File: flow/design.v
module MIPS(
	input clk,
	input rst_n,
	input cpu_en,
	input [7:0] data_read,
	input ram_send,
	input ram_receive,
	output reg cpu_send,
	output reg cpu_receive,
	output reg cpu_ready,
	output reg [15:0] data_addr,
	output reg [7:0] data_store,
	output reg [1:0] mem_ctrl, 
	output reg done
	);
	reg [15:0] R [7:0]; 
	reg [15:0] PC,IR;
	reg [3:0] OP;
	reg [2:0] funct; 
	reg [2:0] state,next_state;
	parameter IDLE = 3'b000,
				 IF = 3'b001,
				 ID = 3'b010,
				 EX = 3'b011,
				 MEM = 3'b100,
				 WB = 3'b101;
	always@(posedge clk)
	begin
		if(~(rst_n&cpu_en))
		begin
			state <= IDLE;
		end
		else
		begin
			case(next_state)
				IDLE:state <= IDLE;
				IF:state <= IF;
				ID:state <= ID;
				EX:state <= EX;
				MEM:state <= MEM;
				WB:state <= WB;
				default:state <= state;
			endcase
		end
	end
	reg [15:0] rs,rt;
	reg [5:0] im;
	reg [11:0] addr;
	reg [15:0] temp;
	reg [1:0] read_cnt;
	reg [1:0] write_cnt;
	reg delay_cnt;
	reg delay_en;
	always@(posedge clk) 
	begin
		if(~(rst_n&cpu_en))
		begin
			cpu_ready <= 1'b0;
			delay_cnt <= 1'b0;
		end
		else if(delay_en)
		begin
			if(delay_cnt)
				cpu_ready <= 1'b0; 
			else
			begin
				cpu_ready <= 1'b1;
				delay_cnt <= 1'b1;
			end
		end
		else
		begin
			cpu_ready <= 1'b0;
			delay_cnt <= 1'b0;
		end
	end
	wire [15:0]PC_1;
	assign PC_1 = PC + 16'd2;
	always@(posedge clk)
	begin
		if(~(rst_n&cpu_en))
		begin
			{R[0],R[1],R[2],R[3],R[4],R[5],R[6],R[7]} <= 128'd0;
			{PC,IR} <= 32'd0;
			{rs,rt} <= 32'd0;
			im <= 6'd0;
			addr <= 12'd0;
			temp <= 16'd0;
			{cpu_receive,cpu_send} <= 2'b00;
			next_state <= IDLE;
			data_addr <= 16'd0;
			data_store <= 8'd0;
			OP <= 4'd0;
			IR <= 16'd0;
			funct <= 3'd0;
			delay_en <= 1'b0;
			done <= 1'b0;
			mem_ctrl <= 2'd0; 
			read_cnt <= 2'd0;
			write_cnt <= 2'd0;
		end
		else
		begin
			case(state)
				IDLE:
				begin
					done <= 1'b0;
					next_state <= IF;
					read_cnt <= 2'd0;
					write_cnt <= 2'd0;
					{cpu_receive,cpu_send} <= 2'b00;
					mem_ctrl <= 2'b00; 
				end
				IF:
				begin
					mem_ctrl <= 2'b10; 
					{cpu_receive,cpu_send} <= 2'b00; 
					if(read_cnt == 2'd0)
					begin
						data_addr <= PC;
						delay_en <= 1'b1;
						if(cpu_receive && ram_send) 
						begin
							cpu_receive <= 1'b0;
							delay_en <= 1'b0;
							read_cnt <= 2'd1;
						end
						else if(ram_send) 
						begin
							IR[15:8] <= data_read;
							if(IR[15:8] == data_read)
								cpu_receive <= 1'b1;
							else
								cpu_receive <= 1'b0;
						end
						else
						begin
							IR[15:8] <= IR[15:8];
							read_cnt <= 2'd0;
						end
					end
					else if(read_cnt == 2'd1)
					begin
						data_addr <= PC + 16'd1;
						delay_en <= 1'b1;
						if(cpu_receive && ram_send) 
						begin
							cpu_receive <= 1'b0;
							delay_en <= 1'b0;
							read_cnt <= 2'd2;
						end
						else if(ram_send) 
						begin
							IR[7:0] <= data_read;
							if(IR[7:0] == data_read)
								cpu_receive <= 1'b1;
							else
								cpu_receive <= 1'b0;
						end
						else
						begin
							IR[7:0] <= IR[7:0];
							read_cnt <= 2'd1;
						end
					end
					else if(read_cnt == 2'd2)
					begin
						next_state <= ID;
						PC <= PC + 16'd2;
						read_cnt <= 2'd0;
						mem_ctrl <= 2'b00; 
						{cpu_receive,cpu_send} <= 2'b00;
					end
					else
					begin
						next_state <= IF;
						PC <= PC;
					end
				end
				ID:
				begin
					OP <= IR[15:12];
					case(IR[11:9])
						3'd0:rs <= R[0];
						3'd1:rs <= R[1];
						3'd2:rs <= R[2];
						3'd3:rs <= R[3];
						3'd4:rs <= R[4];
						3'd5:rs <= R[5];
						3'd6:rs <= R[6];
						3'd7:rs <= R[7];
						default:rs <= 16'd0;
					endcase
					case(IR[8:6])
						3'd0:rt <= R[0];
						3'd1:rt <= R[1];
						3'd2:rt <= R[2];
						3'd3:rt <= R[3];
						3'd4:rt <= R[4];
						3'd5:rt <= R[5];
						3'd6:rt <= R[6];
						3'd7:rt <= R[7];
						default:rt <= 16'd0;
					endcase
					funct <= IR[2:0];
					im <= IR[5:0];
					addr <= IR[11:0];
					next_state <= EX;
				end
				EX:
				begin
					if(OP == 4'b0000) 
					begin
						case(funct)
							3'b000,3'b001:temp <= rs + rt; 
							3'b010,3'b011:temp <= rs - rt; 
							3'b100:temp <= (rs < rt) ? 16'd1:16'd0; 
							3'b101:temp <= rs & rt; 
							3'b110:temp <= rs | rt; 
							3'b111:PC <= rs; 
							default:temp <= 16'd0;
						endcase
					end
					else if(OP[3]) 
					begin
						case(OP)
							4'b1000:temp <= rs + {10'd0,im}; 
							4'b1001:temp <= rs - {10'd0,im}; 
							4'b1010:temp <= rs & {10'd0,im}; 
							4'b1011:temp <= rs | {10'd0,im}; 
							4'b1110:PC <= (rs==rt) ? (PC+16'd2+im<<1):PC; 
							4'b1111:PC <= (rs!=rt) ? (PC+16'd2+im<<1):PC; 
							default:temp <= 16'd0;
						endcase
					end
					else if(OP[2]) 
					begin
						if(OP == 4'b0100) 
							PC <= {PC_1[15:12],addr};
						else if(OP == 4'b0101) 
						begin
							R[7] <= PC;
							PC <= {PC_1[15:12],addr};
						end
					end
					else
						next_state <= IDLE;
					next_state <= MEM;
					read_cnt <= 2'd0;
					write_cnt <= 2'd0;
					data_addr <= 16'd0;
				end
				MEM:
				begin
					case(OP)
						4'b1100: 
							begin
								mem_ctrl <= 2'b10; 
								{cpu_receive,cpu_send} <= 2'b00; 
								if(read_cnt == 2'd0)
								begin
									data_addr <= rs + {10'd0,im};
									delay_en <= 1'b1;
									if(cpu_receive && ram_send) 
									begin
										cpu_receive <= 1'b0;
										delay_en <= 1'b0;
										read_cnt <= 2'd1;
									end
									else if(ram_send) 
									begin
										temp[15:8] <= data_read;
										if(temp[15:8] == data_read)
											cpu_receive <= 1'b1;
										else
											cpu_receive <= 1'b0;
									end
									else
									begin
										temp[15:8] <= temp[15:8];
										read_cnt <= 2'd0;
									end
								end
								else if(read_cnt == 2'd1)
								begin
									data_addr <= rs + {10'd0,im} + 16'd1;
									delay_en <= 1'b1;
									if(cpu_receive && ram_send) 
									begin
										cpu_receive <= 1'b0;
										delay_en <= 1'b0;
										read_cnt <= 2'd2;
									end
									else if(ram_send) 
									begin
										temp[7:0] <= data_read;
										if(temp[7:0] == data_read)
											cpu_receive <= 1'b1;
										else
											cpu_receive <= 1'b0;
									end
									else
									begin
										temp[7:0] <= temp[7:0];
										read_cnt <= 2'd1;
									end
								end
								else if(read_cnt == 2'd2)
								begin
									next_state <= WB;
									read_cnt <= 2'd0;
									mem_ctrl <= 2'b00; 
									{cpu_receive,cpu_send} <= 2'b00;
								end
								else
								begin
									next_state <= MEM;
									temp <= temp;
								end
							end
						4'b1101: 
							begin
								mem_ctrl <= 2'b01; 
								{cpu_receive,cpu_send} <= 2'b00; 
								if(write_cnt == 2'd0)
								begin
									data_addr <= rs + {10'd0,im};
									data_store <= rt[15:8];
									if(cpu_send && ram_receive)
									begin
										cpu_send <= 1'b0;
										write_cnt <= 2'd1;
									end
									else if(data_store == rt[15:8])
										cpu_send <= 1'b1;
									else
									begin
										cpu_send <= 1'b0;
										write_cnt <= 2'd0;
									end
								end
								else if(write_cnt == 2'd1)
								begin
									data_addr <= rs + {10'd0,im} + 16'd1;
									data_store <= rt[7:0];
									if(cpu_send && ram_receive)
									begin
										cpu_send <= 1'b0;
										write_cnt <= 2'd2;
									end
									else if(data_store == rt[7:0])
										cpu_send <= 1'b1;
									else
									begin
										cpu_send <= 1'b0;
										write_cnt <= 2'd1;
									end
								end
								else if(write_cnt == 2'd2)
								begin
									next_state <= WB;
									write_cnt <= 2'd0;
									mem_ctrl <= 2'b00; 
									{cpu_receive,cpu_send} <= 2'b00;
								end
								else
								begin
									next_state <= MEM;
									write_cnt <= write_cnt;
								end
							end
						default:
							begin
								mem_ctrl <= 2'b00; 
								temp <= temp;
								data_store <= 8'd0;
								data_addr <= 8'd0;
								next_state <= WB;
							end
					endcase
				end
				WB:
				begin
					if(OP == 4'b0000) 
					begin
						case(IR[5:3])
							3'd0:R[0] <= temp;
							3'd1:R[1] <= temp;
							3'd2:R[2] <= temp;
							3'd3:R[3] <= temp;
							3'd4:R[4] <= temp;
							3'd5:R[5] <= temp;
							3'd6:R[6] <= temp;
							3'd7:R[7] <= temp;
						endcase
					end
					else if(OP[3]) 
					begin
						if((OP[3:2] == 2'b10) | (OP == 4'b1100)) 
						begin
							case(IR[8:6])
								3'd0:R[0] <= temp;
								3'd1:R[1] <= temp;
								3'd2:R[2] <= temp;
								3'd3:R[3] <= temp;
								3'd4:R[4] <= temp;
								3'd5:R[5] <= temp;
								3'd6:R[6] <= temp;
								3'd7:R[7] <= temp;
							endcase
						end
					end
					else 
						{R[0],R[1],R[2],R[3],R[4],R[5],R[6],R[7]} <= {R[0],R[1],R[2],R[3],R[4],R[5],R[6],R[7]};
					done <= 1'b1;
					next_state <= IDLE;
				end
			endcase
		end
	end
endmodule
File: flow/run.sh
#!/bin/bash
# the make line also repeats each setting of config.mk as NAME=value (left out here)
make -C /OpenROAD-flow-scripts/flow DESIGN_CONFIG=/design/flow/config.mk WORK_HOME=/design/flow/orfs CLKGATE_MAP_FILE= finish
File: flow/config.mk
export PLATFORM = sky130hd
export DESIGN_NAME = MIPS
export DESIGN_NICKNAME = MIPS
export VERILOG_FILES = /design/flow/design.v
export SDC_FILE = /design/flow/constraint.sdc
export NUM_CORES = 4
export LEC_CHECK = 0
export ABC_AREA = 1
export CAP_MARGIN = 20
export CORE_MARGIN = 2
export CORE_UTILIZATION = 72
export SLEW_MARGIN = 20
File: flow/constraint.sdc
create_clock -name core_clock -period 4.01 [get_ports {clk}]
set_input_delay 0.8020 -clock core_clock [delete_from_list [all_inputs] [get_ports {clk}]]
set_output_delay 0.8020 -clock core_clock [all_outputs]
set_load 0.01 [all_outputs]
==> job_summary.md, run 1 <==
## Synthesis and layout report

| Metric | Value |
|---|---|
| Startpoint types | `flip-flop` |
| Reg2Reg Depth | `10` |
| Drt first pass iters | `11` |
| Worst EP required | `4440 ps` |
| Crit-path max FO | `11` |
| Count of cell types in the netlist | `56` |
| Most common cell on crit path | `o21ai_0` |
| Area Growth Syn to Fin | `8.173%` |
| P_int | `4.255 mW` |
| Top power group | `sequential cells` |
| I/O Pins | `43` |
| Leak | `7.632 nW` |
| First-pass GRT wire length | `108.8 mm` |
| CP peak stage delay | `680 ps` |
| Hold crit path type | `flip-flop to flip-flop` |
| # Post-CTS Setup Buffers | `0` |
| Gr usage total | `52.75%` |
| Critical path class | `flip-flop to flip-flop` |
| Simple Share, Synth | `22.34%` |
| Yosys cell count | `2725` |
| Power Total | `5.566 mW` |
| Dominant Register Cell | `dfxtp_1` |
| Final slew viol count | `0` |
| Syn Inst Count | `2725` |
| Run status | `complete, no violations` |
| Routed wire length per instance | `23.60 um` |
| Adder-cell area share of the yosys netlist | `5.778%` |
| Comb pwr | `150 uW` |
| Remaining Overflow, GRT | `0` |
| Synth Register Bits | `274` |
| Final hold slack | `400.8 ps` |
| Final period util | `86.22%` |
| Arrival @ worst endpoint | `3890 ps` |
| # fillers | `1753` |
| Final #Nets | `2784` |
| Initial core utilization | `73.68%` |
| Post-Syn Area | `17970 um2` |
| Die W | `162.0 um` |
| Core box area | `24390 um2` |
| Number of global-route vias before repair | `19430` |
| Logic cell area | `10620 um2` |
| Antenna fix cells | `0` |
| Die H | `162.0 um` |
| Yosys stat chip area | `17970 um2` |
| Tool Warnings | `72` |
| Syn Area/Cell | `6.595 um2` |
| Comb pwr share | `2.7%` |
| Final setup fails | `0` |
| Cell family with most CP delay | `AND-OR/OR-AND gates` |
| IO Port Bufs | `42` |
| Latency at later pin | `590 ps` |
| CTS Buf Count | `29` |
| Seq pwr share | `49.1%` |
| Worst r2r src | `rs[6]` |
| RSZ-0062 raised after global routing | `false` |
| Vias | `21231` |
| Hold depth | `1` |
| Worst Clk Skew | `10.06 ps` |
| WP buf/inv | `1` |
| Fin crit period | `3457 ps` |
| Antenna violations before repair | `1` |
| Worst Tran Pin Value | `1084 ps` |
| Switching share of power | `23.56%` |
| Row cnt | `57` |
| Most frequent cell after synthesis | `nand2_1` |
| R2R Path End | `temp[7]` |
| Placer Congestion | `1.110` |
| Async set-reset flop share out of synthesis | `0%` |
| Post-DRT Antenna Nets | `0` |
| Crit end category | `flip-flop` |
| Top cell area share | `30.52%` |
| Largest net degree at the start of global routing | `96` |
| Initial DRC count | `4726` |
| Levels on crit path | `10` |
| CTS root buf | `clkbuf_16` |
| Gates resized, CTS repair | `0` |
| Reg-to-reg slack, setup | `550 ps` |
| CTS sink count | `274` |
| Worst hold endpoint | `cpu_ready` |
| WL final | `71.65 mm` |
| Switching power of the nets | `1.311 mW` |
| PwrDens | `286.3 nW/um2` |
| Warnings from Yosys | `2` |
| Via density | `6.993` |
| Hpwl dp | `50.81 mm` |
| Fmax | `0.2892 GHz` |
| Critical Path Slowest Stage Cell | `dfxtp_1` |
| Synth Seq Share | `30.52%` |
| CTS max path bufs | `3` |
| H-tree Lvls | `1` |
| Rel. slew slack | `25.83%` |
| Seq power | `2.73 mW` |
| Worst setup startpoint | `rs[6]` |
| DR DRC count | `0` |
| Setup TNS | `0 ps` |
| Clock slew at reported path FFs | `60 ps` |
| Max-cap violations | `0` |
| Cells along the critical path | `inv_1 -> ha_1 -> nand2_1 -> o21ai_0 -> a21o_1 -> a21oi_1 -> o21ai_0 -> a31oi_1 -> o21ai_0 -> a21oi_1` |
| EDFF count, synth | `0` |
| Hold Startpoint | `delay_cnt` |
| Clock share of power | `48.2%` |
| Worst setup endpoint | `temp[7]` |
| Top cells by area | `dfxtp_1 31%, o21ai_0 9.4%, nand2_1 9.3%` |
| CTS tree | `built` |
| Xor+xnor area frac | `2.778%` |
| FF/Latch Area | `5487 um2` |
| Synth Area in Compound Gates | `28.20%` |
| Hold-fix buffers, CTS | `0` |
| Commonest cells post-synth | `444 x nand2_1, 338 x o21ai_0, 300 x inv_1` |
| Post-Place Setup Slack | `881.6 ps` |
| Main logic family | `AND-OR/OR-AND gates` |
| Yosys top cell by area | `dfxtp_1` |
| Total die area | `26240 um2` |
| PnR worst setup slack | `552.8 ps` |
| Mux cell area share | `0%` |
| Final hold vios | `0` |
| VDD IR max | `0.4117 mV` |
| P_clk | `2.68 mW` |
| Syn nets | `2818` |
[layer usage]
metal / share of wire, % / track usage (%)
met1: 34 / 66.37
met2: 40 / 76.69
met3: 18 / 18.44
met4: 9.2 / 34.23
met5: 0 / 0
[through the flow]
step	utilization, %	cell area [um2]	instances
global placement	75.91	18520	2984
floorplan	-	17970	2725
finish	79.71	19440	3036
CTS	79.71	19440	3036
detailed placement	75.91	18520	2984
global route	79.71	19440	3036
[layout make-up]
type,instances,area share (%)
Inverter,329,6.378
Tap cell,324,2.085
Clock inverter,8,0.3282
Timing Repair Buffer,86,3.926
Clock buffer,44,4.434
Sequential cell,274,28.22
Multi-Input combinational cell,1971,54.63
==> run 2, diff against run 1 <==
CORE_UTILIZATION = 70   (was 72)
CTS_CLUSTER_DIAMETER = 229   (was default)
CTS_CLUSTER_SIZE = 15   (was default)
HOLD_SLACK_MARGIN = -0.08   (was default)
SLEW_MARGIN = 5   (was 20)
clock period = 2.55 ns   (was 4.01 ns; I/O delays follow)
==> job_summary.md, run 2 <==
## Synthesis and layout report

| Metric | Value |
|---|---|
| Fmax | `0.3766 GHz (+30%)` |
| Worst setup startpoint | `funct[1]` |
| Crit-path max FO | `7 (-4)` |
| Startpoint types | `flip-flop` |
| Worst hold endpoint | `cpu_ready` |
| Drt first pass iters | `14 (+3)` |
| Reg2Reg Depth | `10 (unchanged)` |
| Crit end category | `flip-flop` |
| R2R Path End | `temp[1]` |
| Synth Area in Compound Gates | `28.20% (unchanged)` |
| Leak | `8.506 nW (+11%)` |
| Switching share of power | `23.57% (about the same)` |
| Final slew viol count | `0 (unchanged)` |
| Levels on crit path | `10 (unchanged)` |
| Remaining Overflow, GRT | `0 (unchanged)` |
| Synth Seq Share | `30.52% (unchanged)` |
| Vias | `22210 (+4.6%)` |
| Final hold vios | `0 (unchanged)` |
| Switching power of the nets | `1.825 mW (+39%)` |
| Commonest cells post-synth | `444 x nand2_1, 338 x o21ai_0, 300 x inv_1` |
| Worst r2r src | `funct[1]` |
| Seq pwr share | `55.4% (+6.3 points)` |
| Xor+xnor area frac | `2.778% (unchanged)` |
| I/O Pins | `43 (unchanged)` |
| Antenna violations before repair | `3 (+2)` |
| Seq power | `4.29 mW (+57%)` |
| Core box area | `25180 um2 (+3.2%)` |
| Max-cap violations | `0 (unchanged)` |
| WP buf/inv | `3 (+2)` |
| Cells along the critical path | `buf_4 -> nand3_1 -> o21ai_0 -> clkinv_1 -> buf_4 -> nor2_1 -> a211oi_1 -> o21ai_0 -> nand2_1 -> a21oi_1` |
| Mux cell area share | `0% (unchanged)` |
| Syn Inst Count | `2725 (unchanged)` |
| Area Growth Syn to Fin | `18.48%` |
| Initial core utilization | `71.37% (-2.3 points)` |
| Adder-cell area share of the yosys netlist | `5.778% (unchanged)` |
| Via density | `6.936 (-0.81%)` |
| Critical path class | `flip-flop to flip-flop` |
| Cell family with most CP delay | `buffers and inverters` |
| Warnings from Yosys | `2 (unchanged)` |
| IO Port Bufs | `42 (unchanged)` |
| Row cnt | `58 (+1.8%)` |
| Tool Warnings | `73 (+1.4%)` |
| Syn nets | `2818 (unchanged)` |
| Setup TNS | `-776.2 ps (-776.2 ps)` |
| Largest net degree at the start of global routing | `94 (-2.1%)` |
| Yosys cell count | `2725 (unchanged)` |
| Fin crit period | `2655 ps (-802.2 ps)` |
| Non-Filler Instances | `3202 (+5.5%)` |
| First-pass GRT wire length | `108.0 mm (-0.70%)` |
| VDD IR max | `0.5668 mV (+38%)` |
| Main logic family | `AND-OR/OR-AND gates` |
| Top cells by area | `dfxtp_1 31%, o21ai_0 9.4%, nand2_1 9.3%` |
| Hold Startpoint | `delay_cnt` |
| Synth Register Bits | `274 (unchanged)` |
| CTS Buf Count | `22 (-24%)` |
| Final #Nets | `2964 (+6.5%)` |
| Clock slew at reported path FFs | `80 ps (+20 ps)` |
| DR DRC count | `0 (unchanged)` |
| Arrival @ worst endpoint | `3140 ps (-750 ps)` |
| Number of global-route vias before repair | `19476 (+0.24%)` |
| Clock share of power | `41.5% (-6.7 points)` |
| P_int | `5.919 mW (+39%)` |
| Hold-fix buffers, CTS | `0 (unchanged)` |
| Async set-reset flop share out of synthesis | `0% (unchanged)` |
| Comb pwr | `245 uW (+63%)` |
| Run status | `finished with violations` |
| Count of cell types in the netlist | `56 (unchanged)` |
| Die H | `164.2 um (+1.4%)` |
| Comb pwr share | `3.2% (+0.5 points)` |
| P_clk | `3.21 mW (+20%)` |
| Dpl cells | `3163 (+6.0%)` |
| PwrDens | `363.7 nW/um2 (+27%)` |
| CTS tree | `built` |
| Post-DRT Antenna Nets | `0 (unchanged)` |
| Syn Area/Cell | `6.595 um2 (unchanged)` |
| Total die area | `26970 um2 (+2.8%)` |
| WL final | `74.92 mm (+4.6%)` |
| Latency at later pin | `560 ps (-30 ps)` |
| Rel. slew slack | `41.41% (+16 points)` |
| Dominant Register Cell | `dfxtp_1` |
| Worst EP required | `3040 ps (-1400 ps)` |
| Yosys top cell by area | `dfxtp_1` |
| Gr usage total | `52.16% (-0.59 points)` |
| Violated checks | `setup timing` |
| Routed wire length per instance | `23.40 um (-0.86%)` |
| Reg-to-reg slack, setup | `-100 ps (-660 ps)` |
| CTS max path bufs | `3 (unchanged)` |
| Worst setup endpoint | `temp[1]` |
| Critical Path Slowest Stage Cell | `clkinv_1` |
| CTS root buf | `clkbuf_16` |
| Post-Syn Area | `17970 um2 (unchanged)` |
| CTS sink count | `274 (unchanged)` |
| H-tree Lvls | `1 (unchanged)` |
| Initial DRC count | `4623 (-2.2%)` |
| Worst Clk Skew | `35.14 ps (+25.08 ps)` |
| Final setup fails | `21 (+21)` |
| CP peak stage delay | `400 ps (-280 ps)` |
| Top power group | `sequential cells` |
| Hpwl dp | `52.93 mm (+4.2%)` |
| Die W | `164.2 um (+1.4%)` |
| Placer Congestion | `1.121 (+0.94%)` |
| Simple Share, Synth | `22.34% (unchanged)` |
| RSZ-0062 raised after global routing | `true` |
| Final period util | `104.1% (+18 points)` |
| Most frequent cell after synthesis | `nand2_1` |
| Worst Tran Pin Value | `856.7 ps (-227.8 ps)` |
| PnR worst setup slack | `-105.0 ps (-657.8 ps)` |
| EDFF count, synth | `0 (unchanged)` |
| Hold crit path type | `flip-flop to flip-flop` |
| Hold depth | `1 (unchanged)` |
| Top cell area share | `30.52% (unchanged)` |
| Yosys stat chip area | `17970 um2 (unchanged)` |
## run 2: area by class of cell
cell class,count,area [um2]
inverter,329,1257
antenna,1,2.502
multi-input combinational,1971,11290
timing repair buffer,273,2221
clock buffer,22,550.5
clock inverter,2,46.29
tap,330,412.9
sequential,274,5509
fill,1621,3887
## run 2: timing repair
item	4_1_cts	5_1_grt
setup endpoints to repair	28	123
hold endpoints to repair	0	0
pin swaps	5	31
gates resized	21	168
setup buffers	1	13
## run 2: metrics by stage
step / area, um2 / hold WS (ps) / total power [mW] / setup slack [ps] / utilization (%)
after floorplan: 17970 / 375.3 / 4.528 / 21.75 / -
after global placement: 19870 / 384.6 / 4.616 / -36.72 / 78.91
after detailed placement: 19870 / 401.1 / 4.621 / -107.6 / 78.91
after CTS: 20550 / 410.1 / 7.662 / 2.718 / 81.60
after global routing: 21290 / 427.4 / 7.834 / -193.0 / 84.55
final: 21290 / 401.9 / 7.744 / -105.0 / 84.56
## run 2: per-layer routing
metal / vias up / wire, um / global-route usage, %
met5: - / 13 / 0
met3: 635 / 13750 / 21.84
met2: 2064 / 28670 / 73.26
met1: 9938 / 25380 / 65.75
li1: 9571 / - / -
met4: 2 / 7105 / 32.58
==> run 3, diff against run 2 <==
CAP_MARGIN = 15   (was 20)
CELL_PAD_IN_SITES_DETAIL_PLACEMENT = 0   (was default)
CORE_UTILIZATION = 64   (was 70)
CTS_CLUSTER_DIAMETER = default   (was 229)
CTS_CLUSTER_SIZE = default   (was 15)
GPL_ROUTABILITY_DRIVEN = 0   (was default)
HOLD_SLACK_MARGIN = default   (was -0.08)
MIN_ROUTING_LAYER = met1   (was default)
SETUP_SLACK_MARGIN = 0.61   (was default)
SLEW_MARGIN = 20   (was 5)
TNS_END_PERCENT = 100   (was default)
clock period = 3.06 ns   (was 2.55 ns; I/O delays follow)
==> job_summary.md, run 3 <==
## Synthesis and layout report

| Metric | Value |
|---|---|
| Die W | `171.6 um (+4.5%)` |
| Worst hold endpoint | `cpu_ready` |
| I/O Pins | `43 (unchanged)` |
| Tool Warnings | `74 (+1.4%)` |
| Worst r2r src | `rs[0]` |
| Switching power of the nets | `1.679 mW (-8.0%)` |
| Crit-path max FO | `5 (-2)` |
| Total die area | `29440 um2 (+9.1%)` |
| CTS sink count | `274 (unchanged)` |
| Hold depth | `1 (unchanged)` |
| Reg2Reg Depth | `19 (+9)` |
| Reg-to-reg slack, setup | `340 ps (+450 ps)` |
| Leak | `8.549 nW (+0.50%)` |
| Comb pwr share | `2.7% (-0.5 points)` |
| Hold crit path type | `flip-flop to flip-flop` |
| Syn Area/Cell | `6.595 um2 (unchanged)` |
| CTS root buf | `clkbuf_16` |
| Setup TNS | `0 ps (+776.2 ps)` |
| Yosys stat chip area | `17970 um2 (unchanged)` |
| Seq pwr share | `48.9% (-6.5 points)` |
| Largest net degree at the start of global routing | `87 (-7.4%)` |
| Final hold slack | `394.3 ps (-7.647 ps)` |
| Via density | `6.800 (-2.0%)` |
| Top cell area share | `30.52% (unchanged)` |
| Hpwl dp | `52.25 mm (-1.3%)` |
| Cell family with most CP delay | `simple AND/OR/NAND/NOR gates` |
| Latency at later pin | `590 ps (+30 ps)` |
| R2R Path End | `temp[12]` |
| Rel. slew slack | `39.29% (-2.1 points)` |
| Worst EP required | `3550 ps (+510 ps)` |
| Final #Nets | `2923 (-1.4%)` |
| Final hold vios | `0 (unchanged)` |
| Yosys cell count | `2725 (unchanged)` |
| Most frequent cell after synthesis | `nand2_1` |
| Comb pwr | `199 uW (-19%)` |
| Hold Startpoint | `delay_cnt` |
| Arrival @ worst endpoint | `3200 ps (+60 ps)` |
| Initial DRC count | `4016 (-13%)` |
| Run status | `complete, no violations` |
| Critical Path Slowest Stage Cell | `fa_2` |
| Fin crit period | `2720 ps (+64.59 ps)` |
| Simple Share, Synth | `22.34% (unchanged)` |
| CTS tree | `built` |
| Vias | `21970 (-1.1%)` |
| Worst setup endpoint | `temp[12]` |
| Adder-cell area share of the yosys netlist | `5.778% (unchanged)` |
| Critical path class | `flip-flop to flip-flop` |
| Final setup fails | `0 (-100%)` |
| RSZ-0062 raised after global routing | `true` |
| Placed cell area | `19180 um2 (-3.5%)` |
| Dominant Register Cell | `dfxtp_1` |
| Remaining Overflow, GRT | `0 (unchanged)` |
| H-tree Lvls | `1 (unchanged)` |
| IO Port Bufs | `42 (unchanged)` |
| WL final | `75.82 mm (+1.2%)` |
| Yosys top cell by area | `dfxtp_1` |
| Number of global-route vias before repair | `19157 (-1.6%)` |
| Final period util | `88.88% (-15 points)` |
| Async set-reset flop share out of synthesis | `0% (unchanged)` |
| Synth Register Bits | `274 (unchanged)` |
| First-pass GRT wire length | `109.4 mm (+1.3%)` |
| DR DRC count | `0 (unchanged)` |
| Row cnt | `61 (+5.2%)` |
| Top cells by area | `dfxtp_1 31%, o21ai_0 9.4%, nand2_1 9.3%` |
| Levels on crit path | `19 (+9)` |
| Seq power | `3.57 mW (-17%)` |
| Cells along the critical path | `inv_2 -> ha_1 -> inv_1 -> fa_2 -> nand2_2 -> a21oi_4 -> a21oi_2 -> inv_2 -> nand2_1 -> nand2_1 -> nand2_1 -> nand2_1 -> nand2_1 -> nand3_1 -> nand2_1 -> nand2_4 -> nand2_2 -> nand2_1 -> a21oi_1` |
| Main logic family | `AND-OR/OR-AND gates` |
| Routed wire length per instance | `23.47 um (+0.29%)` |
| Fmax | `0.3677 GHz (-2.4%)` |
| PwrDens | `334.5 nW/um2 (-8.0%)` |
| P_clk | `3.53 mW (+10%)` |
| Core box area | `27710 um2 (+10%)` |
| P_int | `5.617 mW (-5.1%)` |
| Xor+xnor area frac | `2.778% (unchanged)` |
| Worst setup startpoint | `rs[0]` |
| Switching share of power | `23.02% (-0.55 points)` |
| Synth Area in Compound Gates | `28.20% (unchanged)` |
| Max-cap violations | `0 (unchanged)` |
| Gr usage total | `48.49% (-3.7 points)` |
| Syn Inst Count | `2725 (unchanged)` |
| Worst Clk Skew | `32.66 ps (-2.472 ps)` |
| CTS Buf Count | `30 (+36%)` |
| CTS max path bufs | `3 (unchanged)` |
| Warnings from Yosys | `2 (unchanged)` |
| Commonest cells post-synth | `444 x nand2_1, 338 x o21ai_0, 300 x inv_1` |
| Syn nets | `2818 (unchanged)` |
| EDFF count, synth | `0 (unchanged)` |
| Antenna violations before repair | `3 (unchanged)` |
| Mux cell area share | `0% (unchanged)` |
| Area Growth Syn to Fin | `21.37%` |
| Die H | `171.6 um (+4.5%)` |
| Most common cell on crit path | `nand2_1` |
| Post-Syn Area | `17970 um2 (unchanged)` |
| Clock share of power | `48.3% (+6.8 points)` |
| Worst Tran Pin Value | `909.6 ps (+52.96 ps)` |
| Hold-fix buffers, CTS | `0 (unchanged)` |
| Crit end category | `flip-flop` |
| Final slew viol count | `0 (unchanged)` |
| CP peak stage delay | `400 ps (about the same)` |
| Clock slew at reported path FFs | `60 ps (-20 ps)` |
| Post-DRT Antenna Nets | `0 (unchanged)` |
| Startpoint types | `flip-flop` |
| Cell area after layout | `21810 um2 (+2.4%)` |
| Count of cell types in the netlist | `56 (unchanged)` |
| Drt first pass iters | `11 (-3)` |
| VDD IR max | `0.4654 mV (-18%)` |
| Top power group | `sequential cells` |
| Initial core utilization | `64.87% (-6.5 points)` |
| WP buf/inv | `3 (unchanged)` |
| Synth Seq Share | `30.52% (unchanged)` |
run 3: final cells by class:
| class | count | area, um2 |
|---|---|---|
| flip-flops and latches | 274 | 5548 |
| repair inverters | 2 | 15.01 |
| well taps | 378 | 473.0 |
| clock inverters | 8 | 58.81 |
| inverters | 329 | 1287 |
| clock buffers | 45 | 887.1 |
| diodes | 2 | 5.005 |
| fillers | 2051 | 5892 |
| multi-input cells | 1971 | 11650 |
| repair buffers | 222 | 1886 |
run 3: metrics by stage:
step / utilization, % / std cells / power (mW) / worst slack (ps)
after floorplan: - / 2725 / 3.773 / 611.7
after global placement: 69.20 / 3111 / 3.841 / 189.3
after detailed placement: 69.21 / 3111 / 3.844 / 125.6
after CTS: 74.57 / 3189 / 7.249 / 433.5
after global routing: 78.72 / 3230 / 7.427 / 268.1
final: 78.73 / 3231 / 7.296 / 340.4
run 3: repair_timing:
item | 4_1_cts | 5_1_grt
setup endpoints to repair | 73 | 115
setup buffers | 24 | 38
cloned | 1 | 2
gates resized | 111 | 231
pin swaps | 22 | 69
hold endpoints to repair | 0 | 0
run 3: metal layers:
metal  part of all wire, %  wire [um]  GRT usage [%]
met4                   8.2       6198          29.88
met5                 0.038         29              0
met3                    17      12760          19.49
met2                    40      30380          68.59
met1                    35      26450          61.40
==> run 4, diff against run 3 <==
CORE_UTILIZATION = 70   (was 64)
CTS_CLUSTER_SIZE = 74   (was default)
MAX_ROUTING_LAYER = met4   (was default)
SETUP_SLACK_MARGIN = -0.13   (was 0.61)
clock period = 2.44 ns   (was 3.06 ns; I/O delays follow)
==> job_summary.md, run 4 <==
## Synthesis and layout report

| Metric | Value |
|---|---|
| Worst Clk Skew | `34.28 ps (+1.615 ps)` |
| Xor+xnor area frac | `2.778% (unchanged)` |
| Post-Syn Area | `17970 um2 (unchanged)` |
| PnR worst setup slack | `-595.3 ps (-935.7 ps)` |
| Worst EP required | `2900 ps (-650 ps)` |
| Number of global-route vias before repair | `20254 (+5.7%)` |
| Run status | `finished with violations` |
| Mux cell area share | `0% (unchanged)` |
| Top cells by area | `dfxtp_1 31%, o21ai_0 9.4%, nand2_1 9.3%` |
| Yosys stat chip area | `17970 um2 (unchanged)` |
| Switching share of power | `23.54% (+0.52 points)` |
| Dominant Register Cell | `dfxtp_1` |
| Core box area | `25180 um2 (-9.1%)` |
| Hpwl dp | `54.12 mm (+3.6%)` |
| CP peak stage delay | `500 ps (+100 ps)` |
| Final period util | `124.4% (+36 points)` |
| Crit-path max FO | `4 (-1)` |
| Routed wire length per instance | `24.53 um (+4.5%)` |
| Worst setup endpoint | `temp[0]` |
| Synth Area in Compound Gates | `28.20% (unchanged)` |
| Reg-to-reg slack, setup | `-600 ps (-940 ps)` |
| Die H | `164.2 um (-4.3%)` |
| Comb pwr share | `2.8% (about the same)` |
| WL final | `80.75 mm (+6.5%)` |
| Main logic family | `AND-OR/OR-AND gates` |
| Hold crit path type | `flip-flop to flip-flop` |
| WP buf/inv | `4 (+1)` |
| Critical path class | `flip-flop to flip-flop` |
| Clock slew at reported path FFs | `60 ps (about the same)` |
| IO Port Bufs | `42 (unchanged)` |
| Antenna violations before repair | `4 (+1)` |
| Largest net degree at the start of global routing | `100 (+15%)` |
| Clock share of power | `51.5% (+3.2 points)` |
| Row cnt | `58 (-4.9%)` |
| Top cell area share | `30.52% (unchanged)` |
| CTS root buf | `clkbuf_16` |
| Hold Startpoint | `delay_cnt` |
| Synth Seq Share | `30.52% (unchanged)` |
| Critical Path Slowest Stage Cell | `o21ai_1` |
| Top power group | `the clock network` |
| CTS sink count | `274 (unchanged)` |
| Cells along the critical path | `inv_1 -> ha_1 -> inv_2 -> nor2_1 -> a21oi_4 -> a21oi_2 -> inv_1 -> nand2_1 -> nand2_2 -> nand2_2 -> nand2_1 -> inv_1 -> o21ai_1 -> nand2_1 -> nand2_1 -> nand2_1 -> nand2_1 -> a21oi_2` |
| Yosys top cell by area | `dfxtp_1` |
| Arrival @ worst endpoint | `3500 ps (+300 ps)` |
| DR DRC count | `0 (unchanged)` |
| Adder-cell area share of the yosys netlist | `5.778% (unchanged)` |
| FF/Latch Area | `5509 um2 (-0.70%)` |
| Cell family with most CP delay | `AND-OR/OR-AND gates` |
| Hold depth | `1 (unchanged)` |
| Latency at later pin | `600 ps (about the same)` |
| Warnings from Yosys | `2 (unchanged)` |
| Logic cell area | `11210 um2 (-3.8%)` |
| Yosys cell count | `2725 (unchanged)` |
| Drt first pass iters | `27 (+16)` |
| Comb pwr | `271 uW (+36%)` |
| Syn Inst Count | `2725 (unchanged)` |
| Violated checks | `setup timing` |
| Fin crit period | `3035 ps (+315.7 ps)` |
| Total die area | `26970 um2 (-8.4%)` |
| Startpoint types | `flip-flop` |
| Via density | `7.153 (+5.2%)` |
| CTS tree | `built` |
| Max-cap violations | `0 (unchanged)` |
| Worst setup startpoint | `rs[3]` |
| Dpl cells | `3219 (+3.5%)` |
| Non-Filler Instances | `3292 (+1.9%)` |
| PwrDens | `442.4 nW/um2 (+32%)` |
| Rel. slew slack | `33.94% (-5.4 points)` |
| Area Growth Syn to Fin | `23.19%` |
| Post-DRT Antenna Nets | `0 (unchanged)` |
| Tool Warnings | `74 (unchanged)` |
| Count of cell types in the netlist | `56 (unchanged)` |
| Worst hold endpoint | `cpu_ready` |
| RSZ-0062 raised after global routing | `true` |
| Seq power | `4.48 mW (+25%)` |
| Seq pwr share | `45.8% (-3.1 points)` |
| Most frequent cell after synthesis | `nand2_1` |
| Synth Register Bits | `274 (unchanged)` |
| # fillers | `1382 (-33%)` |
| Die W | `164.2 um (-4.3%)` |
| Async set-reset flop share out of synthesis | `0% (unchanged)` |
| CTS Buf Count | `29 (-3.3%)` |
| CTS max path bufs | `3 (unchanged)` |
| Final #Nets | `3027 (+3.6%)` |
| First-pass GRT wire length | `114.1 mm (+4.3%)` |
| Remaining Overflow, GRT | `0 (unchanged)` |
| P_int | `7.490 mW (+33%)` |
| VDD IR max | `0.8398 mV (+80%)` |
| R2R Path End | `temp[0]` |
| Worst Tran Pin Value | `965.9 ps (+56.32 ps)` |
| Gr usage total | `56.72% (+8.2 points)` |
| Hold-fix buffers, CTS | `0 (unchanged)` |
| Vias | `23547 (+7.2%)` |
| H-tree Lvls | `1 (unchanged)` |
| Final slew viol count | `0 (unchanged)` |
| Final hold vios | `0 (unchanged)` |
| Worst r2r src | `rs[3]` |
| Syn nets | `2818 (unchanged)` |
| Commonest cells post-synth | `444 x nand2_1, 338 x o21ai_0, 300 x inv_1` |
| EDFF count, synth | `0 (unchanged)` |
| Syn Area/Cell | `6.595 um2 (unchanged)` |
| I/O Pins | `43 (unchanged)` |
| Final core occ | `87.92% (+9.2 points)` |
| P_clk | `5.04 mW (+43%)` |
| Switching power of the nets | `2.306 mW (+37%)` |
| Reg2Reg Depth | `18 (-1)` |
| Initial DRC count | `5547 (+38%)` |
| Most common cell on crit path | `nand2_1` |
| Leak | `9.021 nW (+5.5%)` |
| Fmax | `0.3295 GHz (-10%)` |
| Simple Share, Synth | `22.34% (unchanged)` |
| Crit end category | `flip-flop` |
| Final setup fails | `44 (+44)` |
| Levels on crit path | `18 (-1)` |
| Initial core utilization | `71.37% (+6.5 points)` |
[run 4: layer usage]
layer  wire length (um)  share of wire, %  up-vias  track usage [%]
met5                  0                 0        -                -
met4               8084                10        0            35.49
met3              15040                19      875            23.89
met2              30960                38     2522            77.25
met1              26660                33    10394            68.64
li1                   -                 -     9756                -
[run 4: stage by stage]
step	area [um2]	hold slack [ps]	setup TNS (ps)	setup slack (ps)	power (mW)
floorplan	17970	375.3	-223.0	-88.25	4.732
finish	22140	422.6	-9507	-595.3	9.795
detailed placement	20300	408.3	-5960	-287.0	4.835
global placement	20300	383.1	-2230	-133.7	4.829
global route	22140	451.1	-13100	-745.1	9.860
CTS	21440	429.6	-2284	-137.3	9.633
[run 4: cell type report]
class / instances / area share [%]
Multi-Input combinational cell: 1971 / 50.64
Sequential cell: 274 / 24.88
Timing Repair Buffer: 329 / 12.11
Inverter: 329 / 5.651
Clock buffer: 33 / 3.481
Tap cell: 330 / 1.865
Clock inverter: 21 / 1.311
Antenna cell: 5 / 0.05651
[run 4: timing repair]
item / 4_1_cts / 5_1_grt
gates cloned: 0 / 0
gates resized: 18 / 167
hold endpoints to repair: 0 / 0
setup endpoints to repair: 31 / 39
setup buffers: 2 / 16
pin swaps: 1 / 47
==> run 5, diff against run 4 <==
ABC_AREA = default   (was 1)
CAP_MARGIN = 20   (was 15)
CELL_PAD_IN_SITES_DETAIL_PLACEMENT = default   (was 0)
CORE_UTILIZATION = 65   (was 70)
CTS_CLUSTER_DIAMETER = 81   (was default)
CTS_CLUSTER_SIZE = default   (was 74)
GPL_ROUTABILITY_DRIVEN = default   (was 0)
MAX_ROUTING_LAYER = default   (was met4)
MIN_ROUTING_LAYER = default   (was met1)
SETUP_SLACK_MARGIN = default   (was -0.13)
TNS_END_PERCENT = default   (was 100)
clock period = 3.3 ns   (was 2.44 ns; I/O delays follow)
==> job_summary.md, run 5 <==
## Synthesis and layout report

| Metric | Value |
|---|---|
| Run status | `complete, no violations` |
| Simple Share, Synth | `17.76% (-4.6 points)` |
| Via density | `7.103 (-0.69%)` |
| CTS tree | `built` |
| Critical Path Slowest Stage Cell | `or4b_4` |
| Adder-cell area share of the yosys netlist | `5.513% (-0.27 points)` |
| Startpoint types | `flip-flop` |
| Initial core utilization | `65.81% (-5.6 points)` |
| CTS max path bufs | `3 (unchanged)` |
| Hold-fix buffers, CTS | `0 (unchanged)` |
| Critical path class | `flip-flop to flip-flop` |
| Arrival @ worst endpoint | `3690 ps (+190 ps)` |
| Fmax | `0.3152 GHz (-4.3%)` |
| Xor+xnor area frac | `5.480% (+2.7 points)` |
| Fin crit period | `3172 ps (+136.9 ps)` |
| Leak | `8.180 nW (-9.3%)` |
| Post-Place Setup Slack | `77.32 ps (+364.3 ps)` |
| PnR worst setup slack | `127.9 ps (+723.1 ps)` |
| Core box area | `28630 um2 (+14%)` |
| Cell area after layout | `21300 um2 (-3.8%)` |
| Rel. slew slack | `40.70% (+6.8 points)` |
| Non-Filler Instances | `2732 (-17%)` |
| Reg-to-reg slack, setup | `130 ps (+720 ps)` |
| Placed cell area | `20210 um2 (-0.45%)` |
| Largest net degree at the start of global routing | `181 (+81%)` |
| PwrDens | `331.6 nW/um2 (-25%)` |
| Levels on crit path | `9 (-9)` |
| Synth Register Bits | `274 (unchanged)` |
| Top cell area share | `29.12% (-1.4 points)` |
| Crit end category | `flip-flop` |
| CTS root buf | `clkbuf_16` |
| Final hold vios | `0 (unchanged)` |
| VDD IR max | `0.4959 mV (-41%)` |
| Dpl cells | `2675 (-17%)` |
| Comb pwr share | `2.7% (about the same)` |
| Reg2Reg Depth | `9 (-9)` |
| Routed wire length per instance | `26.82 um (+9.4%)` |
| Initial DRC count | `2692 (-51%)` |
| Drt first pass iters | `8 (-70%)` |
| WP buf/inv | `0 (-4)` |
| Hold crit path type | `flip-flop to flip-flop` |
| Switching share of power | `23.51% (-0.029 points)` |
| Tool Warnings | `74 (unchanged)` |
| Top cells by area | `dfxtp_1 29%, mux2i_1 9.9%, nor2_1 5.7%` |
| Cell family with most CP delay | `simple AND/OR/NAND/NOR gates` |
| H-tree Lvls | `1 (unchanged)` |
| Syn Inst Count | `2281 (-16%)` |
| Crit-path max FO | `5 (+1)` |
| Row cnt | `62 (+6.9%)` |
| Antenna violations before repair | `2 (-2)` |
| Clock share of power | `50.3% (-1.2 points)` |
| Most frequent cell after synthesis | `nor2_1` |
| Worst Clk Skew | `27.25 ps (-7.029 ps)` |
| Placer Congestion | `1.037` |
| Warnings from Yosys | `2 (unchanged)` |
| Die H | `174.2 um (+6.1%)` |
| Final period util | `96.13% (-28 points)` |
| Final setup fails | `0 (-100%)` |
| Number of global-route vias before repair | `18363 (-9.3%)` |
| Top power group | `the clock network` |
| Cells along the critical path | `ha_1 -> fa_2 -> a211oi_2 -> o2111ai_2 -> nor4b_4 -> nand4_2 -> or4b_4 -> or4_1 -> a31oi_1` |
| CTS sink count | `274 (unchanged)` |
| Latency at later pin | `610 ps (about the same)` |
| Hold Startpoint | `delay_cnt` |
| CP peak stage delay | `540 ps (+40 ps)` |
| Hpwl dp | `52.02 mm (-3.9%)` |
| Post-DRT Antenna Nets | `0 (unchanged)` |
| Final #Nets | `2418 (-20%)` |
| Setup TNS | `0 ps (+9507 ps)` |
| I/O Pins | `43 (unchanged)` |
| Dominant Register Cell | `dfxtp_1` |
| Max-cap violations | `0 (unchanged)` |
| Hold depth | `1 (unchanged)` |
| Count of cell types in the netlist | `96 (+71%)` |
| Worst setup startpoint | `rs[0]` |
| Async set-reset flop share out of synthesis | `0% (unchanged)` |
| Yosys top cell by area | `dfxtp_1` |
| Clock slew at reported path FFs | `60 ps (about the same)` |
| P_int | `5.403 mW (-28%)` |
| Yosys cell count | `2281 (-16%)` |
| Final slew viol count | `0 (unchanged)` |
| Main logic family | `AND-OR/OR-AND gates` |
| CTS Buf Count | `31 (+6.9%)` |
| RSZ-0062 raised after global routing | `false` |
| Worst hold endpoint | `cpu_ready` |
| # fillers | `2044 (+48%)` |
| Commonest cells post-synth | `285 x nor2_1, 274 x dfxtp_1, 187 x mux2i_1` |
| First-pass GRT wire length | `109.8 mm (-3.7%)` |
| Power Total | `7.064 mW (-28%)` |
| Synth Seq Share | `29.12% (-1.4 points)` |
| EDFF count, synth | `0 (unchanged)` |
| Synth Area in Compound Gates | `21.23% (-7.0 points)` |
| Vias | `19406 (-18%)` |
| R2R Path End | `data_addr[13]` |
| WL final | `73.29 mm (-9.2%)` |
| Switching power of the nets | `1.661 mW (-28%)` |
| Worst setup endpoint | `data_addr[13]` |
| Mux cell area share | `14.78% (+15 points)` |
| Syn nets | `2374 (-16%)` |
| Worst r2r src | `rs[0]` |
| Remaining Overflow, GRT | `0 (unchanged)` |
| Die W | `174.2 um (+6.1%)` |
| Seq power | `3.32 mW (-26%)` |
| Comb pwr | `188 uW (-31%)` |
| Syn Area/Cell | `8.259 um2 (+25%)` |
| Worst Tran Pin Value | `889.6 ps (-76.37 ps)` |
| Total die area | `30360 um2 (+13%)` |
| Area Growth Syn to Fin | `13.08%` |
| Antenna fix cells | `0 (-5)` |
| Yosys stat chip area | `18840 um2 (+4.8%)` |
| IO Port Bufs | `42 (unchanged)` |
| Gr usage total | `46.71% (-10 points)` |
| DR DRC count | `0 (unchanged)` |
| Seq pwr share | `47.0% (+1.2 points)` |
| Worst EP required | `3820 ps (+920 ps)` |
| Post-Syn Area | `18840 um2 (+4.8%)` |
| P_clk | `3.56 mW (-29%)` |
run 5: routing by layer:
layer  routed length (um)  share of wire, %  vias up  track usage [%]
met5                    9             0.012        -                0
met4                 5950               8.1        2            30.43
met3                10730                15      420            14.13
met2                30170                41     1575            68.68
met1                26430                36     9061            59.39
li1                     -                 -     8348                -
run 5: layout make-up:
class	instances	area (um2)	share of cell area [%]
Clock inverter	12	145.1	0.6813
Multi-Input combinational cell	1730	12290	57.69
Clock buffer	44	884.6	4.153
Timing Repair Buffer	210	1719	8.070
Tap cell	384	480.5	2.256
Inverter	78	292.8	1.374
Sequential cell	274	5492	25.78
run 5: metrics by stage:
stage	hold slack [ps]	utilization (%)
after global placement	371.2	70.61
after floorplan	367.4	-
after global routing	407.9	74.42
final	404.9	74.42
after CTS	404.8	74.21
after detailed placement	394.5	70.61
run 5: what timing repair did:
| item | 4_1_cts | 5_1_grt |
|---|---|---|
| setup buffers | 0 | 1 |
| setup endpoints to repair | 0 | 19 |
| gates resized | 0 | 19 |
==> run 6, diff against run 5 <==
CAP_MARGIN = 40   (was 20)
CELL_PAD_IN_SITES_GLOBAL_PLACEMENT = 0   (was default)
CORE_ASPECT_RATIO = 0.96   (was default)
CORE_UTILIZATION = 69   (was 65)
CTS_CLUSTER_DIAMETER = default   (was 81)
GPL_TIMING_DRIVEN = 1   (was default)
MAX_ROUTING_LAYER = met4   (was default)
MIN_ROUTING_LAYER = met2   (was default)
PLACE_DENSITY_LB_ADDON = 0.23   (was default)
SLEW_MARGIN = 15   (was 20)
clock period = 10.0 ns   (was 3.3 ns; I/O delays follow)
==> job_summary.md, run 6 <==
## Implementation flow summary

| Metric | Value |
|---|---|
| Gates resized, CTS repair | `0 (unchanged)` |
| Mux cell area share | `14.78% (unchanged)` |
| Simple Share, Synth | `17.76% (unchanged)` |
| Post-Syn Area | `18840 um2 (unchanged)` |
| Async set-reset flop share out of synthesis | `0% (unchanged)` |
| CTS sink count | `274 (unchanged)` |
| CTS max path bufs | `3 (unchanged)` |
| Core box area | `26940 um2 (-5.9%)` |
| Synth Seq Share | `29.12% (unchanged)` |
| Row cnt | `59 (-4.8%)` |
| CTS root buf | `clkbuf_16` |
| Placed cell area | `19300 um2 (-4.5%)` |
| Dpl cells | `2534 (-5.3%)` |
| Dominant Register Cell | `dfxtp_1` |
| Total die area | `28640 um2 (-5.7%)` |
| Adder-cell area share of the yosys netlist | `5.513% (unchanged)` |
| Tool error | `[ERROR GRT-0116] Global routing finished with congestion. Check the congestion regions in the DRC Viewer.` |
| Commonest cells post-synth | `285 x nor2_1, 274 x dfxtp_1, 187 x mux2i_1` |
| Warnings from Yosys | `2 (unchanged)` |
| Die W | `172.6 um (-0.92%)` |
| H-tree Lvls | `1 (unchanged)` |
| Yosys top cell by area | `dfxtp_1` |
| Yosys cell count | `2281 (unchanged)` |
| Run status | `stopped before the end` |
| Remaining Overflow, GRT | `93` |
| Syn Area/Cell | `8.259 um2 (unchanged)` |
| CTS Buf Count | `29 (-6.5%)` |
| Most frequent cell after synthesis | `nor2_1` |
| Main logic family | `AND-OR/OR-AND gates` |
| IO Port Bufs | `42 (unchanged)` |
| I/O Pins | `43 (unchanged)` |
| Yosys stat chip area | `18840 um2 (unchanged)` |
| Xor+xnor area frac | `5.480% (unchanged)` |
| EDFF count, synth | `0 (unchanged)` |
| Top cells by area | `dfxtp_1 29%, mux2i_1 9.9%, nor2_1 5.7%` |
| Placer Congestion | `1.111 (+7.1%)` |
| Synth Register Bits | `274 (unchanged)` |
| Top cell area share | `29.12% (unchanged)` |
| Hold-fix buffers, CTS | `0 (unchanged)` |
| Syn Inst Count | `2281 (unchanged)` |
| # Post-CTS Setup Buffers | `0 (unchanged)` |
| Syn nets | `2374 (unchanged)` |
| Initial core utilization | `69.91% (+4.1 points)` |
| Synth Area in Compound Gates | `21.23% (unchanged)` |
| Exit stage | `global routing (5_1_grt)` |
| Count of cell types in the netlist | `96 (unchanged)` |
| Gr usage total | `83.63%` |
| Hpwl dp | `47.05 mm (-9.6%)` |
| Die H | `165.9 um (-4.8%)` |
==> run 6: per-stage QoR <==
step                total power [mW]  setup slack (ps)
CTS                            2.224              5908
detailed placement             1.175              5323
global placement               1.174              5309
floorplan                      1.156              6409
==> run 6: per-layer routing <==
layer / overflow / track usage [%]
met4: 4 / 59.23
met2: 2 / 87.99
met1: - / -
met5: - / -
met3: 87 / 92.95
==> run 7, diff against run 6 <==
ABC_AREA = 1   (was default)
CAP_MARGIN = 15   (was 40)
CELL_PAD_IN_SITES_DETAIL_PLACEMENT = 0   (was default)
CELL_PAD_IN_SITES_GLOBAL_PLACEMENT = default   (was 0)
CORE_ASPECT_RATIO = default   (was 0.96)
CORE_MARGIN = 7   (was 2)
CORE_UTILIZATION = 64   (was 69)
GPL_ROUTABILITY_DRIVEN = 0   (was default)
GPL_TIMING_DRIVEN = default   (was 1)
MAX_ROUTING_LAYER = default   (was met4)
MIN_ROUTING_LAYER = met1   (was met2)
PLACE_DENSITY_LB_ADDON = 0.24   (was 0.23)
SETUP_SLACK_MARGIN = 0.61   (was default)
SLEW_MARGIN = 20   (was 15)
TNS_END_PERCENT = 100   (was default)
clock period = 3.43 ns   (was 10.0 ns; I/O delays follow)
==> job_summary.md, run 7 <==
## Synthesis and layout report

| Metric | Value |
|---|---|
| Final period util | `80.84%` |
| Hold crit path type | `flip-flop to flip-flop` |
| Yosys stat chip area | `17970 um2 (-4.6%)` |
| Final #Nets | `2826` |
| Post-DRT Antenna Nets | `0` |
| Initial core utilization | `64.87% (-5.0 points)` |
| Worst setup startpoint | `IR[6]` |
| Drt first pass iters | `9` |
| Cell family with most CP delay | `AND-OR/OR-AND gates` |
| Row cnt | `61 (+3.4%)` |
| # fillers | `2248` |
| Seq pwr share | `46.1%` |
| Gr usage total | `40.77%` |
| Synth Area in Compound Gates | `28.20% (+7.0 points)` |
| Largest net degree at the start of global routing | `84` |
| Final setup fails | `0` |
| Critical Path Slowest Stage Cell | `a2111oi_0` |
| Number of global-route vias before repair | `19253` |
| Rel. slew slack | `16.61%` |
| Reg-to-reg slack, setup | `660 ps` |
| Fmax | `0.3606 GHz` |
| Adder-cell area share of the yosys netlist | `5.778% (+0.27 points)` |
| Seq power | `3.19 mW` |
| Initial DRC count | `4187` |
| RSZ-0062 raised after global routing | `true` |
| Arrival @ worst endpoint | `3150 ps` |
| Leak | `7.944 nW` |
| Top power group | `the clock network` |
| VDD IR max | `0.4248 mV` |
| Async set-reset flop share out of synthesis | `0% (unchanged)` |
| P_clk | `3.56 mW` |
| CTS max path bufs | `3 (unchanged)` |
| Worst setup endpoint | `rt[8]` |
| FF/Latch Area | `5513 um2` |
| Worst r2r src | `IR[6]` |
| Crit-path max FO | `11` |
| First-pass GRT wire length | `108.2 mm` |
| Simple Share, Synth | `22.34% (+4.6 points)` |
| Hold Startpoint | `delay_cnt` |
| Comb pwr | `174 uW` |
| Most common cell on crit path | `inv_1` |
| Hold-fix buffers, CTS | `0 (unchanged)` |
| Xor+xnor area frac | `2.778% (-2.7 points)` |
| Startpoint types | `flip-flop` |
| Syn Inst Count | `2725 (+19%)` |
| Die H | `181.6 um (+9.5%)` |
| CTS tree | `built` |
| EDFF count, synth | `0 (unchanged)` |
| Mux cell area share | `0% (-15 points)` |
| Synth Seq Share | `30.52% (+1.4 points)` |
| IO Port Bufs | `42 (unchanged)` |
| CTS Buf Count | `30 (+3.4%)` |
| Worst EP required | `3810 ps` |
| Total die area | `32970 um2 (+15%)` |
| Logic cell area | `10820 um2` |
| Syn nets | `2818 (+19%)` |
| Crit end category | `flip-flop` |
| CTS root buf | `clkbuf_16` |
| Final hold slack | `396.9 ps` |
| Yosys top cell by area | `dfxtp_1` |
| Top cells by area | `dfxtp_1 31%, o21ai_0 9.4%, nand2_1 9.3%` |
| Core box area | `27710 um2 (+2.8%)` |
| Reg2Reg Depth | `8` |
| Area Growth Syn to Fin | `12.62%` |
| Post-Syn Area | `17970 um2 (-4.6%)` |
| I/O Pins | `43 (unchanged)` |
| H-tree Lvls | `1 (unchanged)` |
| Fin crit period | `2773 ps` |
| Commonest cells post-synth | `444 x nand2_1, 338 x o21ai_0, 300 x inv_1` |
| Dominant Register Cell | `dfxtp_1` |
| Via density | `6.775` |
| Antenna violations before repair | `1` |
| Warnings from Yosys | `2 (unchanged)` |
| Most frequent cell after synthesis | `nand2_1` |
| Top cell area share | `30.52% (+1.4 points)` |
| Worst hold endpoint | `cpu_ready` |
| Vias | `21246` |
| Max-cap violations | `0` |
| Setup TNS | `0 ps` |
| Routed wire length per instance | `22.85 um` |
| Clock slew at reported path FFs | `60 ps` |
| Tool Warnings | `72` |
| Worst Tran Pin Value | `1219 ps` |
| Switching power of the nets | `1.510 mW` |
| Count of cell types in the netlist | `56 (-42%)` |
| Remaining Overflow, GRT | `0` |
| DR DRC count | `0` |
| Clock share of power | `51.4%` |
| P_int | `5.417 mW` |
| Switching share of power | `21.80%` |
| WP buf/inv | `3` |
| Final slew viol count | `0` |
| Hold depth | `1` |
| PwrDens | `342.2 nW/um2` |
| Hpwl dp | `51.24 mm (+8.9%)` |
| Final hold vios | `0` |
| Yosys cell count | `2725 (+19%)` |
| Critical path class | `flip-flop to flip-flop` |
| Run status | `complete, no violations` |
| Main logic family | `AND-OR/OR-AND gates` |
| Worst Clk Skew | `24.80 ps` |
| CTS sink count | `274 (unchanged)` |
| Die W | `181.6 um (+5.2%)` |
| WL final | `71.66 mm` |
| R2R Path End | `rt[8]` |
| Cells along the critical path | `inv_1 -> nand3_1 -> buf_4 -> inv_1 -> nand2_1 -> o21ai_0 -> a2111oi_0 -> a31oi_1` |
| Levels on crit path | `8` |
| Syn Area/Cell | `6.595 um2 (-20%)` |
| Comb pwr share | `2.5%` |
| Synth Register Bits | `274 (unchanged)` |
| Latency at later pin | `580 ps` |
| CP peak stage delay | `1050 ps` |
## run 7: metrics by stage
step | area, um2 | std cells | worst slack, ps | power [mW] | utilization, %
2_1_floorplan | 17970 | 2725 | 901.8 | 3.366 | -
3_3_place_gp | 18840 | 3069 | 395.4 | 3.426 | 67.99
3_5_place_dp | 18840 | 3069 | 304.8 | 3.428 | 67.99
4_1_cts | 19940 | 3125 | 582.0 | 6.886 | 71.98
5_1_grt | 20240 | 3134 | 440.6 | 7.043 | 73.04
6_report | 20240 | 3136 | 657.2 | 6.927 | 73.06
## run 7: repair_timing
item | in CTS | in global routing
gates resized | 7 | 74
endpoints found under the setup margin | 21 | 40
pin swaps | 0 | 6
setup buffers | 1 | 9
## run 7: cell type report
type,count,area share (%)
multi-input combinational,1971,53.46
sequential,274,27.24
inverter,329,6.237
timing repair buffer,127,5.353
clock buffer,45,4.438
tap,378,2.337
clock inverter,10,0.9087
antenna,2,0.02473
## run 7: per-layer routing
layer	up-vias	GRT usage (%)	routed length [um]
li1	9329	-	-
met2	1895	57.97	28320
met5	-	0	0
met1	9526	51.86	24930
met4	0	25.46	5844
met3	496	14.77	12570
==> run 8, diff against run 7 <==
CORE_MARGIN = 2   (was 7)
CORE_UTILIZATION = 68   (was 64)
CTS_CLUSTER_DIAMETER = 202   (was default)
CTS_CLUSTER_SIZE = 15   (was default)
MAX_ROUTING_LAYER = met4   (was default)
PLACE_DENSITY_LB_ADDON = default   (was 0.24)
SETUP_SLACK_MARGIN = 0.25   (was 0.61)
clock period = 2.88 ns   (was 3.43 ns; I/O delays follow)
==> job_summary.md, run 8 <==
## Synthesis and layout report

| Metric | Value |
|---|---|
| Tool Warnings | `73 (+1.4%)` |
| Synth Register Bits | `274 (unchanged)` |
| First-pass GRT wire length | `108.2 mm (about the same)` |
| Hold Startpoint | `delay_cnt` |
| Final #Nets | `2889 (+2.2%)` |
| Antenna violations before repair | `1 (unchanged)` |
| Final period util | `96.37% (+16 points)` |
| Startpoint types | `flip-flop` |
| Rel. slew slack | `26.87% (+10 points)` |
| CTS Buf Count | `22 (-27%)` |
| Seq power | `3.80 mW (+19%)` |
| Synth Seq Share | `30.52% (unchanged)` |
| Initial DRC count | `4115 (-1.7%)` |
| Post-Place Setup Slack | `102.0 ps (-202.8 ps)` |
| WP buf/inv | `3 (unchanged)` |
| Area Growth Syn to Fin | `13.79%` |
| Critical path class | `flip-flop to flip-flop` |
| Worst setup endpoint | `rs[13]` |
| Crit end category | `flip-flop` |
| Cells along the critical path | `inv_1 -> nand3_1 -> clkinvlp_4 -> nand2_1 -> o21ai_0 -> a2111oi_0 -> buf_4 -> a31oi_1` |
| CTS max path bufs | `3 (unchanged)` |
| Switching power of the nets | `1.592 mW (+5.4%)` |
| Total die area | `27750 um2 (-16%)` |
| Hold depth | `1 (unchanged)` |
| Core box area | `25980 um2 (-6.2%)` |
| I/O Pins | `43 (unchanged)` |
| Vias | `21291 (+0.21%)` |
| Worst setup startpoint | `IR[10]` |
| Mux cell area share | `0% (unchanged)` |
| Worst Clk Skew | `24.27 ps (-0.5355 ps)` |
| Leak | `8.092 nW (+1.9%)` |
| Seq pwr share | `55.6% (+9.5 points)` |
| H-tree Lvls | `1 (unchanged)` |
| Most frequent cell after synthesis | `nand2_1` |
| Setup TNS | `0 ps (unchanged)` |
| Switching share of power | `23.32% (+1.5 points)` |
| Main logic family | `AND-OR/OR-AND gates` |
| WL final | `71.16 mm (-0.70%)` |
| Comb pwr | `216 uW (+24%)` |
| Run status | `complete, no violations` |
| Async set-reset flop share out of synthesis | `0% (unchanged)` |
| EDFF count, synth | `0 (unchanged)` |
| Reg-to-reg slack, setup | `100 ps (-550 ps)` |
| Yosys stat chip area | `17970 um2 (unchanged)` |
| Simple Share, Synth | `22.34% (unchanged)` |
| Yosys top cell by area | `dfxtp_1` |
| Final slew viol count | `0 (unchanged)` |
| Hold-fix buffers, CTS | `0 (unchanged)` |
| Top cells by area | `dfxtp_1 31%, o21ai_0 9.4%, nand2_1 9.3%` |
| Hold crit path type | `flip-flop to flip-flop` |
| CTS root buf | `clkbuf_16` |
| Latency at later pin | `540 ps (-40 ps)` |
| Post-DRT Antenna Nets | `0 (unchanged)` |
| Commonest cells post-synth | `444 x nand2_1, 338 x o21ai_0, 300 x inv_1` |
| R2R Path End | `rs[13]` |
| Clock share of power | `41.2% (-10 points)` |
| Fin crit period | `2775 ps (+2.615 ps)` |
| Reg2Reg Depth | `8 (unchanged)` |
| PnR worst setup slack | `104.6 ps (-552.6 ps)` |
| Comb pwr share | `3.2% (+0.7 points)` |
| Syn Inst Count | `2725 (unchanged)` |
| Warnings from Yosys | `2 (unchanged)` |
| Drt first pass iters | `13 (+4)` |
| Worst r2r src | `IR[10]` |
| Row cnt | `59 (-3.3%)` |
| Die W | `166.6 um (-8.3%)` |
| Clock slew at reported path FFs | `80 ps (+20 ps)` |
| Max-cap violations | `0 (unchanged)` |
| Top power group | `sequential cells` |
| CP peak stage delay | `810 ps (-240 ps)` |
| Synth Area in Compound Gates | `28.20% (unchanged)` |
| Yosys cell count | `2725 (unchanged)` |
| Die H | `166.6 um (-8.3%)` |
| PwrDens | `333.8 nW/um2 (-2.4%)` |
| DR DRC count | `0 (unchanged)` |
| Post-Syn Area | `17970 um2 (unchanged)` |
| Syn Area/Cell | `6.595 um2 (unchanged)` |
| Cell area after layout | `20450 um2 (+1.0%)` |
| RSZ-0062 raised after global routing | `true` |
| Top cell area share | `30.52% (unchanged)` |
| Critical Path Slowest Stage Cell | `a2111oi_0` |
| CTS sink count | `274 (unchanged)` |
| Largest net degree at the start of global routing | `87 (+3.6%)` |
| Syn nets | `2818 (unchanged)` |
| P_int | `5.235 mW (-3.4%)` |
| Crit-path max FO | `8 (-3)` |
| CTS tree | `built` |
| IO Port Bufs | `42 (unchanged)` |
| VDD IR max | `0.5246 mV (+23%)` |
| Placed cell area | `19310 um2 (+2.5%)` |
| Gr usage total | `50.39% (+9.6 points)` |
| Routed wire length per instance | `22.71 um (-0.61%)` |
| Count of cell types in the netlist | `56 (unchanged)` |
| Xor+xnor area frac | `2.778% (unchanged)` |
| Cell family with most CP delay | `AND-OR/OR-AND gates` |
| Remaining Overflow, GRT | `0 (unchanged)` |
| Dominant Register Cell | `dfxtp_1` |
| Final hold vios | `0 (unchanged)` |
| # fillers | `1967 (-13%)` |
| Levels on crit path | `8 (unchanged)` |
| Hpwl dp | `51.86 mm (+1.2%)` |
| Via density | `6.796 (+0.31%)` |
| Initial core utilization | `69.16% (+4.3 points)` |
| Number of global-route vias before repair | `19316 (+0.33%)` |
| Fmax | `0.3603 GHz (about the same)` |
| Final setup fails | `0 (unchanged)` |
| Worst Tran Pin Value | `1069 ps (-149.9 ps)` |
| P_clk | `2.81 mW (-21%)` |
| Worst EP required | `3260 ps (-550 ps)` |
| Adder-cell area share of the yosys netlist | `5.778% (unchanged)` |
| Arrival @ worst endpoint | `3150 ps (about the same)` |
| Worst hold endpoint | `cpu_ready` |
[run 8: what timing repair did]
item,4_1_cts,5_1_grt
buffers inserted,2,10
pin swaps,4,24
resized,22,106
setup endpoints to repair,21,61
[run 8: final cells by class]
| class | instances | area, um2 | share of cell area (%) |
|---|---|---|---|
| Clock inverter | 2 | 32.53 | 0.1591 |
| Tap cell | 335 | 419.2 | 2.050 |
| Multi-Input combinational cell | 1971 | 11050 | 54.01 |
| Timing Repair Buffer | 198 | 1642 | 8.027 |
| Clock buffer | 22 | 550.5 | 2.692 |
| Inverter | 329 | 1254 | 6.130 |
| Antenna cell | 2 | 5.005 | 0.02447 |
| Sequential cell | 274 | 5503 | 26.91 |
[run 8: per-layer routing]
layer | part of all wire (%) | global-route usage [%] | vias up
li1 | - | - | 9427
met1 | 35 | 63.77 | 9496
met2 | 40 | 70.21 | 1901
met3 | 17 | 17.04 | 467
met4 | 7.7 | 28.26 | 0
met5 | 0 | - | -
[run 8: metrics by stage]
step	std cells	hold WS (ps)	util (%)	power, mW
after floorplan	2725	375.3	-	4.009
after global placement	3095	381.5	74.32	4.087
after detailed placement	3095	391.7	74.32	4.093
after CTS	3121	400.6	76.84	6.765
final	3133	396.5	78.70	6.827
after global routing	3132	419.8	78.69	6.926
No activity file was given, so power comes from the tool's default toggle rates.
